==> onyx: inputs <==
// Benes_8p
module Benes_8p (input wire [2:0] mp0, mp1, mp2, mp3, mp4, mp5, mp6, mp7,
    input clk,
    output reg [19:0] state
);
    wire [2:0] nb0, nb1, nb2, nb3, nb4, nb5, nb6, nb7;
    wire [2:0]  mn0, mn1, mn2, mn3, mn4, mn5, mn6, mn7;
    MN_Serials m1(.mp0(mp0),
    .mp1(mp1),
    .mp2(mp2),
    .mp3(mp3),
    .mp4(mp4),
    .mp5(mp5),
    .mp6(mp6),
    .mp7(mp7),
    .mn0(mn0),
    .mn1(mn1),
    .mn2(mn2),
    .mn3(mn3),
    .mn4(mn4),
    .mn5(mn5),
    .mn6(mn6),
    .mn7(mn7)
    );
    NB_Series m2(.mp0(MP_1[0]),
    .mp1(MP_1[1]),
    .mp2(MP_1[2]),
    .mp3(MP_1[3]),
    .mp4(MP_1[4]),
    .mp5(MP_1[5]),
    .mp6(MP_1[6]),
    .mp7(MP_1[7]),
    .mn0(MN_1[0]),
    .mn1(MN_1[1]),
    .mn2(MN_1[2]),
    .mn3(MN_1[3]),
    .mn4(MN_1[4]),
    .mn5(MN_1[5]),
    .mn6(MN_1[6]),
    .mn7(MN_1[7]),
    .nb0(nb0),
    .nb1(nb1),
    .nb2(nb2),
    .nb3(nb3),
    .nb4(nb4),
    .nb5(nb5),
    .nb6(nb6),
    .nb7(nb7)
    );
    wire [2:0] mp [0:7];
    integer i, j, m;
    reg [2:0] MP_1 [0:7];
    reg [2:0] MN_1 [0:7];
    reg [2:0] MP_2 [0:7];
    reg [2:0] NB_2 [0:7];
    reg [3:0] CI_2;
    reg [2:0] MP_3 [0:7];
    reg [2:0] NB_3 [0:7];
    reg [3:0] CI_3;
    wire [2:0] P_NEXT_3_W;
    reg [2:0] P_NEXT_3;
    reg [3:0] COVER_TBL_3;
    assign P_NEXT_3_W = (NB_2[1] == 3'b000) ? 3'b010 : NB_2[1];
    wire [3:0] MASK_3_2, MASK_3;
    wire [1:0] MIN_PORT_3_W; 
    assign MASK_3_2 = 4'b0001;
    decoder2to4 d3(.in(P_NEXT_3_W[2:1]),
    .out(MASK_3)
    );
    Priority_4_Encoder p3(.in1(COVER_TBL_3),
    .value(MIN_PORT_3_W)
    );
    reg [2:0] MP_4 [0:7];
    reg [2:0] NB_4 [0:7];
    reg [3:0] CI_4;
    wire [2:0] P_NEXT_4_W, P_NEXT_4_W1;
    reg [2:0] P_NEXT_4;
    reg [3:0] COVER_TBL_4;
    assign P_NEXT_4_W = NB_3[{P_NEXT_3[2:1], ~P_NEXT_3[0]}];
  ...
==> flow/config.mk <==
export PLATFORM = sky130hd
export DESIGN_NAME = Benes_8p
export DESIGN_NICKNAME = Benes_8p
export VERILOG_FILES = /design/flow/design.v
export SDC_FILE = /design/flow/constraint.sdc
export NUM_CORES = 4
export LEC_CHECK = 0
export CAP_MARGIN = 20
export CORE_ASPECT_RATIO = 1.43
export CORE_MARGIN = 2
export CORE_UTILIZATION = 72
export CTS_CLUSTER_DIAMETER = 392
export CTS_CLUSTER_SIZE = 96
export SETUP_SLACK_MARGIN = 0.15
export SLEW_MARGIN = 20
export TNS_END_PERCENT = 10
==> flow/constraint.sdc <==
create_clock -name core_clock -period 0.727 [get_ports {clk}]
set_input_delay 0.1454 -clock core_clock [delete_from_list [all_inputs] [get_ports {clk}]]
set_output_delay 0.1454 -clock core_clock [all_outputs]
set_load 0.01 [all_outputs]
run.sh (not shown) runs the stock make flow with config.mk's settings and CLKGATE_MAP_FILE=.
==> inputs of lagoon, as changes to onyx <==
CORE_ASPECT_RATIO = not set   (was 1.43)
CORE_UTILIZATION = 66   (was 72)
CTS_CLUSTER_DIAMETER = not set   (was 392)
CTS_CLUSTER_SIZE = not set   (was 96)
SETUP_SLACK_MARGIN = 0.51   (was 0.15)
TNS_END_PERCENT = not set   (was 10)
==> flow/constraint.sdc (replaced) <==
create_clock -name core_clock -period 1.84 [get_ports {clk}]
set_input_delay 0.3680 -clock core_clock [delete_from_list [all_inputs] [get_ports {clk}]]
set_output_delay 0.3680 -clock core_clock [all_outputs]
set_load 0.01 [all_outputs]
==> inputs of amber, as changes to onyx <==
CELL_PAD_IN_SITES_DETAIL_PLACEMENT = 1   (was not set)
CORE_ASPECT_RATIO = not set   (was 1.43)
CORE_UTILIZATION = 46   (was 72)
CTS_CLUSTER_DIAMETER = 50   (was 392)
CTS_CLUSTER_SIZE = 15   (was 96)
GPL_ROUTABILITY_DRIVEN = 1   (was not set)
GPL_TIMING_DRIVEN = 1   (was not set)
MAX_ROUTING_LAYER = met4   (was not set)
SETUP_SLACK_MARGIN = not set   (was 0.15)
TNS_END_PERCENT = 60   (was 10)
==> flow/constraint.sdc (replaced) <==
create_clock -name core_clock -period 1.58 [get_ports {clk}]
set_input_delay 0.3160 -clock core_clock [delete_from_list [all_inputs] [get_ports {clk}]]
set_output_delay 0.3160 -clock core_clock [all_outputs]
set_load 0.01 [all_outputs]
==> inputs of zinc, as changes to onyx <==
CORE_ASPECT_RATIO = not set   (was 1.43)
CORE_UTILIZATION = 40   (was 72)
CTS_CLUSTER_DIAMETER = not set   (was 392)
CTS_CLUSTER_SIZE = not set   (was 96)
SETUP_SLACK_MARGIN = -0.13   (was 0.15)
TNS_END_PERCENT = not set   (was 10)
==> flow/constraint.sdc (replaced) <==
create_clock -name core_clock -period 2.33 [get_ports {clk}]
set_input_delay 0.4660 -clock core_clock [delete_from_list [all_inputs] [get_ports {clk}]]
set_output_delay 0.4660 -clock core_clock [all_outputs]
set_load 0.01 [all_outputs]
==> results <==
metric                                                                                       amber                     zinc                      lagoon                            onyx
Result of the run                                                       complete, but fails checks  complete, no violations  complete, but fails checks          stopped before the end
Stage where the flow stopped                                                                     -                        -                           -  clock tree synthesis (4_1_cts)
Reasons for failing layout checks                                             negative setup slack                        -        negative setup slack                               -
Sw Ratio                                                                                    0.3352                   0.2995                      0.3417                               -
Detailed-route via count                                                                     10360                     8360                       10870                               -
Met1 WL                                                                                   15430 um                 11490 um                    14050 um                               -
Overall fraction of global-route tracks in use                                              0.3035                   0.1759                      0.3586                               -
Routed wire length per instance                                                           24.28 um                 16.81 um                    27.30 um                               -
Clock-pin slew of the registers on the worst-case setup and hold paths                       70 ps                    60 ps                       70 ps                               -
Met3 Usage GRT                                                                             0.03762                  0.02744                     0.04871                               -
Count of fill cells added during filler insertion                                             2495                     2590                         620                               -
Number of instances on the worst hold path                                                       1                        0                           2                               -
Clock buffer count                                                                              35                       29                          31                               -
Max-capacitance violation count                                                                  0                        0                           0                               -
Overflow after GRT                                                                               0                        0                           0                               -
Category of the most critical setup path                                              flop to flop             flop to flop                flop to flop                               -
Clock latency on the worst-skew pair                                                        560 ps                   530 ps                      540 ps                               -
Post-layout total power                                                                   23.77 mW                 13.34 mW                    20.09 mW                               -
Depth of the worst register-to-register path                                                     7                        5                           8                               -
Final Routed Wirelength                                                                   41680 um                 25380 um                    42160 um                               -
Pre-CTS worst setup slack                                                                -434.6 ps                 140.9 ps                   -142.4 ps                        -1321 ps
Clock Root Buffer                                                                        clkbuf_16                clkbuf_16                   clkbuf_16                               -
Delay contributed by the slowest stage of the critical path                                 450 ps                   680 ps                      380 ps                               -
Register-to-register setup slack                                                           -640 ps                   160 ps                     -150 ps                               -
Final Hold Violating Endpoints                                                                   0                        0                           0                               -
Power and IR drop assume default switching activity.
